==> flow/design.v <==
module Decoder (
input  wire [1:0] IN ,
output reg  [3:0] OUT
);
always @(*)
  begin
  OUT = 4'b0000 ;
    case (IN)
     2'b00 : OUT = 4'b0001 ;
     2'b01 : OUT = 4'b0010 ;          
     2'b10 : OUT = 4'b0100 ;     
     2'b11 : OUT = 4'b1000 ;     
   endcase
 end 
 endmodule
module ARITHMATIC_UNIT
  #(parameter IN_DATA_WIDTH= 16,
              OUT_DATA_WIDTH=16
  )
  (
  input wire      [IN_DATA_WIDTH-1:0]        A,
  input wire      [IN_DATA_WIDTH-1:0]        B,
  input wire      [1:0]                      ALU_FUN,
  input wire                                 Clk,
  input wire                                 RST,
  input wire                                 Arithmaitc_Enable,
  output reg     [OUT_DATA_WIDTH-1:0]       Arith_out,
  output reg                                Arith_Flag,
  output reg                                Carry_out
  );
   reg     [OUT_DATA_WIDTH-1:0]       Arith_out_signal;
   reg     [1:0]                      Arith_Flag_signal;
   wire                              Carry_out_signal;
always@(posedge Clk or negedge RST)
begin
  if(!RST)
    begin
      Arith_out<=0;
      Arith_Flag<=0;
      Carry_out<=0;
    end
  else 
    begin
     Arith_out<=Arith_out_signal;
     Arith_Flag<=Arith_Flag_signal;
     Carry_out<=Carry_out_signal;
    end
end
always@(*)
begin
  Arith_out_signal=16'b0;
  Arith_Flag_signal=1'b0;
  if(Arithmaitc_Enable)
    begin
      case(ALU_FUN)
        2'b00:begin
          Arith_out_signal=A+B;
            Arith_Flag_signal=1'b1;
        end
        2'b01:begin
          Arith_out_signal=A-B;
            Arith_Flag_signal=1'b1;
        end
        2'b10:begin
          Arith_out_signal=A*B;
            Arith_Flag_signal=1'b1;
        end
        2'b11:begin
          Arith_out_signal=(B==0)?32'h0000FFFF:A/B;
            Arith_Flag_signal=1'b1;
        end   
    endcase
    end
    else
      begin
        Arith_out_signal=16'b0;
        Arith_Flag_signal=1'b0;
      end
end
assign  Carry_out_signal= Arith_out_signal[IN_DATA_WIDTH];
endmodule
module LOGIC_UNIT
   #(parameter IN_DATA_WIDTH= 16,
              OUT_DATA_WIDTH=16
  )
  (
  input wire      [IN_DATA_WIDTH-1:0]        A,
  input wire      [IN_DATA_WIDTH-1:0]        B,
  input wire      [1:0]                      ALU_FUN,
  input wire                                 Clk,
  input wire                                 RST,
  input wire                                 LOGIC_Enable,
  output reg     [OUT_DATA_WIDTH-1:0]        LOGICAL_out,
  output reg                                 LOGICAL_Flag
  );
  reg [OUT_DATA_WIDTH-1:0]        LOGICAL_out_signal;
  reg                             LOGICAL_Flag_siganl;
  always@(posedge Clk or negedge RST)
  begin
    if(!RST)
      begin
      LOGICAL_out<=16'b0;
      LOGICAL_Flag<=1'b0;
      end
    else
      begin
      LOGICAL_out<=LOGICAL_out_signal;
      LOGICAL_Flag<=LOGICAL_Flag_siganl;
      end
  end
  always@(*)
  begin
    LOGICAL_Flag_siganl=1'b0;
    LOGICAL_out_signal=16'b0;
    if(LOGIC_Enable)
      begin
        case(ALU_FUN)
           2'b00 : begin
              LOGICAL_out_signal = A & B ;
              LOGICAL_Flag_siganl = 1'b1 ;              
		      end
          2'b01 : begin
              LOGICAL_out_signal = A | B ;
              LOGICAL_Flag_siganl = 1'b1 ;           
		      end
         2'b10 : begin
              LOGICAL_out_signal = ~(A & B) ;
              LOGICAL_Flag_siganl = 1'b1 ;           
		      end
         2'b11 : begin
              LOGICAL_out_signal = ~(A | B) ;
              LOGICAL_Flag_siganl = 1'b1 ;           
		      end
		    endcase
		   end
		   else
		     begin
		        LOGICAL_Flag_siganl=1'b0;
            LOGICAL_out_signal=16'b0;
		       end
		end
		endmodule
module SHIFT_UNIT  
   #(parameter IN_DATA_WIDTH= 16,
              OUT_DATA_WIDTH=16
  )
  (
  input wire      [IN_DATA_WIDTH-1:0]        A,
  input wire      [IN_DATA_WIDTH-1:0]        B,
  input wire      [1:0]                      ALU_FUN,
  input wire                                 Clk,
  input wire                                 RST,
  input wire                                 SHIFT_Enable,
  output reg     [OUT_DATA_WIDTH-1:0]        SHIFT_OUT,
  output reg                                 SHIFT_FLAG
  );
  reg [OUT_DATA_WIDTH-1:0]        SHIFT_OUT_SIGNAL;
  reg                             SHIFT_FLAG_SIGNAL;
  always@(posedge Clk or negedge RST)
  begin
    if(!RST)
      begin
        SHIFT_OUT<=16'b0;
        SHIFT_FLAG<=1'b0;
      end
    else
      begin
      SHIFT_OUT<=SHIFT_OUT_SIGNAL;
      SHIFT_FLAG<=SHIFT_FLAG_SIGNAL;
      end
  end
  always@(*)
  begin 
    SHIFT_OUT_SIGNAL = 1'b0 ;
    SHIFT_FLAG_SIGNAL = 1'b0 ;
	if(SHIFT_Enable)
      case (ALU_FUN)
      2'b00 : begin
              SHIFT_OUT_SIGNAL = A >> 1  ;
              SHIFT_FLAG_SIGNAL = 1'b1 ;              
		      end
      2'b01 : begin
              SHIFT_OUT_SIGNAL = A << 1 ;
              SHIFT_FLAG_SIGNAL = 1'b1 ;           
		      end
      2'b10 : begin
              SHIFT_OUT_SIGNAL = B >> 1 ;
              SHIFT_FLAG_SIGNAL = 1'b1 ;           
		      end
      2'b11 : begin
              SHIFT_OUT_SIGNAL = B << 1 ;
              SHIFT_FLAG_SIGNAL = 1'b1 ;           
		      end
      endcase
	else
	 begin
      SHIFT_OUT_SIGNAL = 1'b0 ;
      SHIFT_FLAG_SIGNAL = 1'b0 ;
     end
 end
 endmodule
module CMP_UNIT 
  #(parameter IN_DATA_WIDTH= 16,
              OUT_DATA_WIDTH=16
  )
    (
  input wire      [IN_DATA_WIDTH-1:0]        A,
  input wire      [IN_DATA_WIDTH-1:0]        B,
  input wire      [1:0]                      ALU_FUN,
  input wire                                 Clk,
  input wire                                 RST,
  input wire                                 CMP_Enable,
  output reg     [OUT_DATA_WIDTH-1:0]        CMP_out,
  output reg                                 CMP_Flag
  );
  reg [OUT_DATA_WIDTH-1:0]        CMP_out_signal;
  reg                             CMP_Flag_siganl;
  always@(posedge Clk or negedge RST)
  begin
    if(!RST)
      begin
        CMP_out<=16'b0;
        CMP_Flag<=1'b0; 
      end
    else
      begin
      CMP_out<=CMP_out_signal;
      CMP_Flag<=CMP_Flag_siganl;
      end
  end
  always@(*)
  begin
    CMP_Flag_siganl=1'b0;
    CMP_out_signal=16'b0;
    if(CMP_Enable)
      begin
        case(ALU_FUN)
           2'b00 : begin
              CMP_out_signal = 16'b0  ;
              CMP_Flag_siganl = 1'b1 ;              
		               end
           2'b01 : begin
              CMP_Flag_siganl = 1'b1 ;  
              if (A==B)
                CMP_out_signal = 16'b1;
              else
                CMP_out_signal = 16'b0;			  
		               end
          2'b10 : begin
              CMP_Flag_siganl = 1'b1 ;  
              if (A>B)
                CMP_out_signal = 16'b10;
              else
                CMP_out_signal = 16'b0;			  
		              end
          2'b11 : begin
              CMP_Flag_siganl = 1'b1 ; 
              if (A<B)
                CMP_out_signal = 16'b11;
              else
                CMP_out_signal = 16'b0;			  
		              end
		         endcase
		     end
		   else
		     begin
		        CMP_Flag_siganl=1'b0;
            CMP_out_signal=16'b0;
		       end
		end
		endmodule
module ALU_TOP 
  #(parameter INDATA_WIDTH=16,
              Arithmatic_width=INDATA_WIDTH+INDATA_WIDTH,
              Logic_Width= INDATA_WIDTH,
              Shift_Width=INDATA_WIDTH,
              CMP_Width=3
  )
(
input wire [INDATA_WIDTH-1:0]           A,
input wire [INDATA_WIDTH-1:0]           B,
input wire [3:0]                        ALU_FUN,
input wire                              CLK,
input wire                              RST,
output wire [Arithmatic_width-1:0]      Arith_OUT,
output wire [Logic_Width-1:0]           Logic_OUT,
output wire [Shift_Width-1:0]           Shift_OUT,
output wire [CMP_Width-1:0]             CMP_OUT,
output wire                             Arith_FLAG,
output wire                             Carry_OUT,
output wire                             Logic_FLAG,
output wire                             Shift_FLAG,
output wire                             CMP_FLAG
);
wire                  Arith_enable ;
wire                  Logic_enable ;
wire                  Shift_enable ;
wire                  CMP_enable ;
Decoder mapping_Decoder(
.IN(ALU_FUN[3:2]),
.OUT({Shift_enable,CMP_enable,Logic_enable,Arith_enable})
);
ARITHMATIC_UNIT #(.IN_DATA_WIDTH(INDATA_WIDTH),.OUT_DATA_WIDTH(Arithmatic_width))mapping_Arith
(
.A(A),
.B(B),
.ALU_FUN(ALU_FUN[1:0]),
.Clk(CLK),
.RST(RST),
.Arithmaitc_Enable(Arith_enable),
.Arith_out(Arith_OUT),
.Arith_Flag(Arith_FLAG),
.Carry_out(Carry_OUT)
);
LOGIC_UNIT #(.IN_DATA_WIDTH(INDATA_WIDTH),.OUT_DATA_WIDTH(Logic_Width))mapping_Logic
(
.A(A),
.B(B),
.ALU_FUN(ALU_FUN[1:0]),
.Clk(CLK),
.RST(RST),
.LOGIC_Enable(Logic_enable),
.LOGICAL_out(Logic_OUT),
.LOGICAL_Flag(Logic_FLAG)
);
SHIFT_UNIT  #(.IN_DATA_WIDTH(INDATA_WIDTH),.OUT_DATA_WIDTH(Shift_Width))mapping_Shift
(
.A(A),
.B(B),
.ALU_FUN(ALU_FUN[1:0]),
.Clk(CLK),
.RST(RST),
.SHIFT_Enable(Shift_enable),
.SHIFT_OUT(Shift_OUT),
.SHIFT_FLAG(Shift_FLAG)
);
CMP_UNIT #(.IN_DATA_WIDTH(INDATA_WIDTH),.OUT_DATA_WIDTH(CMP_Width))mapping_Cmp
(
.A(A),
.B(B),
.ALU_FUN(ALU_FUN[1:0]),
.Clk(CLK),
.RST(RST),
.CMP_Enable(CMP_enable),
.CMP_out(CMP_OUT),
.CMP_Flag(CMP_FLAG)
);
endmodule
Settings: LEC_CHECK=0, CAP_MARGIN=0, CORE_MARGIN=2, CORE_UTILIZATION=72, MAX_ROUTING_LAYER=met4, PLACE_DENSITY=0.63, SLEW_MARGIN=20; clock period 101.0 ns.
run.sh (not shown) runs the stock make flow with config.mk's settings and CLKGATE_MAP_FILE=.
The baseline ran to the end with violations: negative setup slack.
==> next run, changes <==
Settings changed: CAP_MARGIN 0 to 20, CORE_UTILIZATION 72 to 66, CTS_CLUSTER_DIAMETER from default to 216, MAX_ROUTING_LAYER met4 to default, PLACE_DENSITY 0.63 to default.
Clock period 101.0 ns to 75.2 ns, I/O delays scaled along.
=> Now the flow aborted during 4_1_cts, error DPL-0033. Synthesized area stays the same. Synthesized cell count stays the same. Die size came out higher by a little under a tenth.
==> next run, changes <==
Settings changed: CORE_UTILIZATION 66 to 69, CTS_CLUSTER_DIAMETER 216 to 333, TNS_END_PERCENT from default to 5.
Clock period 75.2 ns to 110.0 ns, I/O delays scaled along.
This time the run ran to the end with no violations.
Area after synthesis is unchanged.
Synthesized cell count is unchanged.
Die size goes down by 4.3%.
==> next run, changes <==
Settings changed: CORE_ASPECT_RATIO from default to 0.5, CORE_UTILIZATION 69 to 59, CTS_CLUSTER_DIAMETER 333 to default, SETUP_SLACK_MARGIN from default to -2.0, TNS_END_PERCENT 5 to 40.
Result: Design area drops by 1.9%. Critical path depth went up by 3. Via count shrinks by 1.8%. Clock-buffer cell count does not change. Fmax goes down by 0.57%. Global-route usage goes down by 5.6 points. Cell count climbs by 0.50%.
==> next run, changes <==
Settings changed: CELL_PAD_IN_SITES_DETAIL_PLACEMENT from default to 1, CORE_ASPECT_RATIO 0.5 to default, CORE_UTILIZATION 59 to 40, HOLD_SLACK_MARGIN from default to 0.29, SETUP_SLACK_MARGIN -2.0 to default, TNS_END_PERCENT 40 to default.
Routed wire length climbs by 18%.
Area after synthesis does not change.
Worst setup slack gains 0.30 ns.
Critical path depth climbs by 3.

* * *

## before
Starts from the design.v that is shown in full above.
Settings: LEC_CHECK=0, CAP_MARGIN=20, CORE_MARGIN=2, CORE_UTILIZATION=69, SLEW_MARGIN=20, TNS_END_PERCENT=5; clock period 110.0 ns.
before: PASS, flow complete, no timing, DRC or antenna violations
Modified inputs, after compared to before
diff --git a/flow/config.mk b/flow/config.mk
--- a/flow/config.mk
+++ b/flow/config.mk
@@ -7,0 +8 @@
+export ABC_AREA = 1
@@ -10 +11,3 @@
-export CORE_UTILIZATION = 69
+export CORE_UTILIZATION = 24
+export CTS_CLUSTER_DIAMETER = 329
+export CTS_CLUSTER_SIZE = 99
@@ -12 +15 @@
-export TNS_END_PERCENT = 5
+export TNS_END_PERCENT = 40
Results
When after is set beside before, its tally of clock buffers in the finished layout turns out to be 1 larger.
When after is set beside before, its met3 capacity usage during global routing turns out to be 9.5 points smaller.
after ended with less final period demand of the worst path than before.
From before to after the numbers moved as follows: layout-stage area growth over the synthesis result -1.2 points, worst setup slack +5.31 ns, post-synthesis chip area from yosys +about 3.7%, design area +1000 um^2.

* * *

// ALU_TOP: RTL as listed in full above, without the edits since
Settings: LEC_CHECK=0, CAP_MARGIN=20, CORE_MARGIN=2, CORE_UTILIZATION=68, CTS_CLUSTER_DIAMETER=323, SLEW_MARGIN=20, TNS_END_PERCENT=40; clock period 110.0 ns.
The first run finished with timing, DRC and antenna clean.
Next try:
Settings changed: CORE_UTILIZATION 68 to 49, CTS_CLUSTER_DIAMETER 323 to not set, CTS_CLUSTER_SIZE set to 16, GPL_ROUTABILITY_DRIVEN set to 0, SETUP_SLACK_MARGIN set to -2.0, TNS_END_PERCENT 40 to not set.
After rerunning:
- sequential share of layout area hardly moves
- sequential cell count is unchanged
- routed wire length is about the same
- global-route usage falls by 11 points
- die size rises by 38%
- utilization falls by 22 points
- final cell count rises by 4.3%
- critical path depth does not change
- non-clock buffer count falls by 24
- worst setup slack got worse by 770 ps
Next try:
Settings changed: CORE_UTILIZATION 49 to 24, CTS_CLUSTER_SIZE 16 to not set, GPL_ROUTABILITY_DRIVEN 0 to not set, SETUP_SLACK_MARGIN -2.0 to not set, TNS_END_PERCENT set to 40.
Result: The new run produced a clean layout; synthesized cell count does not change; via count goes up by 1.1%; global-route usage goes down by 16 points; non-clock buffer count goes up by 26; design area goes up by 4.9%; worst setup slack is better by 1900 ps; die area goes up by 100%; sequential share of layout area goes down by 0.21 points; routed wire length goes up by 6.9%.
Next try:
Settings changed: CORE_ASPECT_RATIO set to 0.5, CORE_UTILIZATION 24 to 58, CTS_CLUSTER_SIZE set to 99, GPL_ROUTABILITY_DRIVEN set to 0, SETUP_SLACK_MARGIN set to -2.0.
What happened: Setup slack is worse by 2600 ps. Global-route usage rose by 22 points. Final area fell by 4.7%.
Next try:
Settings changed: CELL_PAD_IN_SITES_DETAIL_PLACEMENT set to 1, CORE_ASPECT_RATIO 0.5 to 1.16, CORE_MARGIN 2 to 7, CORE_UTILIZATION 58 to 40, CTS_CLUSTER_SIZE 99 to 82, PLACE_DENSITY_LB_ADDON set to 0.15, SETUP_SLACK_MARGIN -2.0 to not set, TNS_END_PERCENT 40 to 95.
Result:
- worst hold slack gets worse by 76 ps
- routed wire length rises by roughly a tenth
- final area climbs by a few percent
- flip-flop count stays the same

* * *

// ALU_TOP: RTL as listed in full above, without the edits since
==> flow/config.mk <==
export PLATFORM = sky130hd
export DESIGN_NAME = ALU_TOP
export DESIGN_NICKNAME = ALU_TOP
export VERILOG_FILES = /design/flow/design.v
export SDC_FILE = /design/flow/constraint.sdc
export NUM_CORES = 4
export LEC_CHECK = 0
export CAP_MARGIN = 20
export CORE_ASPECT_RATIO = 0.91
export CORE_MARGIN = 2
export CORE_UTILIZATION = 72
export CTS_CLUSTER_SIZE = 100
export PLACE_DENSITY = 0.8
export SLEW_MARGIN = 20
export TNS_END_PERCENT = 40
==> flow/constraint.sdc <==
create_clock -name core_clock -period 102.0 [get_ports {CLK}]
set_input_delay 20.4000 -clock core_clock [delete_from_list [all_inputs] [get_ports {CLK}]]
set_output_delay 20.4000 -clock core_clock [all_outputs]
set_load 0.01 [all_outputs]
The starting point produced a layout that fails on negative setup slack.
Edit:
==> flow/config.mk (replaced) <==
export PLATFORM = sky130hd
export DESIGN_NAME = ALU_TOP
export DESIGN_NICKNAME = ALU_TOP
export VERILOG_FILES = /design/flow/design.v
export SDC_FILE = /design/flow/constraint.sdc
export NUM_CORES = 4
export LEC_CHECK = 0
export ABC_AREA = 1
export CAP_MARGIN = 20
export CORE_MARGIN = 2
export CORE_UTILIZATION = 72
export PLACE_DENSITY_LB_ADDON = 0.22
export SETUP_SLACK_MARGIN = 3.13
export SLEW_MARGIN = 20
==> flow/constraint.sdc (replaced) <==
create_clock -name core_clock -period 53.8 [get_ports {CLK}]
set_input_delay 10.7600 -clock core_clock [delete_from_list [all_inputs] [get_ports {CLK}]]
set_output_delay 10.7600 -clock core_clock [all_outputs]
set_load 0.01 [all_outputs]
- This time the run ended with an error in 3_5_place_dp
- synthesized area rises by 3.7%
- die size rises by 3.6%
- synthesized cell count rises by 22%
Edit:
==> flow/config.mk (replaced) <==
export PLATFORM = sky130hd
export DESIGN_NAME = ALU_TOP
export DESIGN_NICKNAME = ALU_TOP
export VERILOG_FILES = /design/flow/design.v
export SDC_FILE = /design/flow/constraint.sdc
export NUM_CORES = 4
export LEC_CHECK = 0
export CAP_MARGIN = 20
export CORE_MARGIN = 2
export CORE_UTILIZATION = 40
export SLEW_MARGIN = 20
==> flow/constraint.sdc (replaced) <==
create_clock -name core_clock -period 110.0 [get_ports {CLK}]
set_input_delay 22.0000 -clock core_clock [delete_from_list [all_inputs] [get_ports {CLK}]]
set_output_delay 22.0000 -clock core_clock [all_outputs]
set_load 0.01 [all_outputs]
=>
- The new run finished clean
- synthesized area is lower by 3.5%
- die size came out higher by 72%
- synthesized cell count goes down by 18%
Edit:
--- a/flow/config.mk
+++ b/flow/config.mk
@@ -8,4 +8,6 @@
 export CAP_MARGIN = 20
 export CORE_MARGIN = 2
-export CORE_UTILIZATION = 40
+export CORE_UTILIZATION = 69
+export GPL_ROUTABILITY_DRIVEN = 0
+export SETUP_SLACK_MARGIN = -2.0
 export SLEW_MARGIN = 20
Outcome: The new run ran to the end with no violations; setup slack loses 2400 ps; final area goes down by 4.2%; count of clock-buffer cells in the layout does not change; critical path depth is higher by 4; global-route usage climbs by 17 points.
Edit:
--- a/flow/config.mk
+++ b/flow/config.mk
@@ -7,7 +7,7 @@
 export LEC_CHECK = 0
 export CAP_MARGIN = 20
-export CORE_MARGIN = 2
-export CORE_UTILIZATION = 69
-export GPL_ROUTABILITY_DRIVEN = 0
-export SETUP_SLACK_MARGIN = -2.0
+export CELL_PAD_IN_SITES_DETAIL_PLACEMENT = 1
+export CORE_ASPECT_RATIO = 1.16
+export CORE_MARGIN = 7
+export CORE_UTILIZATION = 40
 export SLEW_MARGIN = 20
The changed run produced a clean layout.
First-iteration DRC count came out lower by 48%.
Routed wire length came out higher by 19%.
Cell count came out higher by 9.5%.
Die size came out higher by about 80%.
Cell area came out higher by about 5%.
Synthesized cell count stays the same.
Maximum frequency came out higher by 1.3%.
Setup slack improved by 1400 ps.
Hold slack got worse by 240 ps.
Edit:
==> flow/config.mk (replaced) <==
export PLATFORM = sky130hd
export DESIGN_NAME = ALU_TOP
export DESIGN_NICKNAME = ALU_TOP
export VERILOG_FILES = /design/flow/design.v
export SDC_FILE = /design/flow/constraint.sdc
export NUM_CORES = 4
export LEC_CHECK = 0
export CAP_MARGIN = 20
export CELL_PAD_IN_SITES_GLOBAL_PLACEMENT = 1
export CORE_MARGIN = 2
export CORE_UTILIZATION = 58
export CTS_CLUSTER_DIAMETER = 64
export CTS_CLUSTER_SIZE = 99
export SETUP_SLACK_MARGIN = -2.0
export SLEW_MARGIN = 20
export TNS_END_PERCENT = 40
What happened: Wire length falls by 15%. Worst hold slack is worse by 99 ps. Cell area falls by 4.4%.
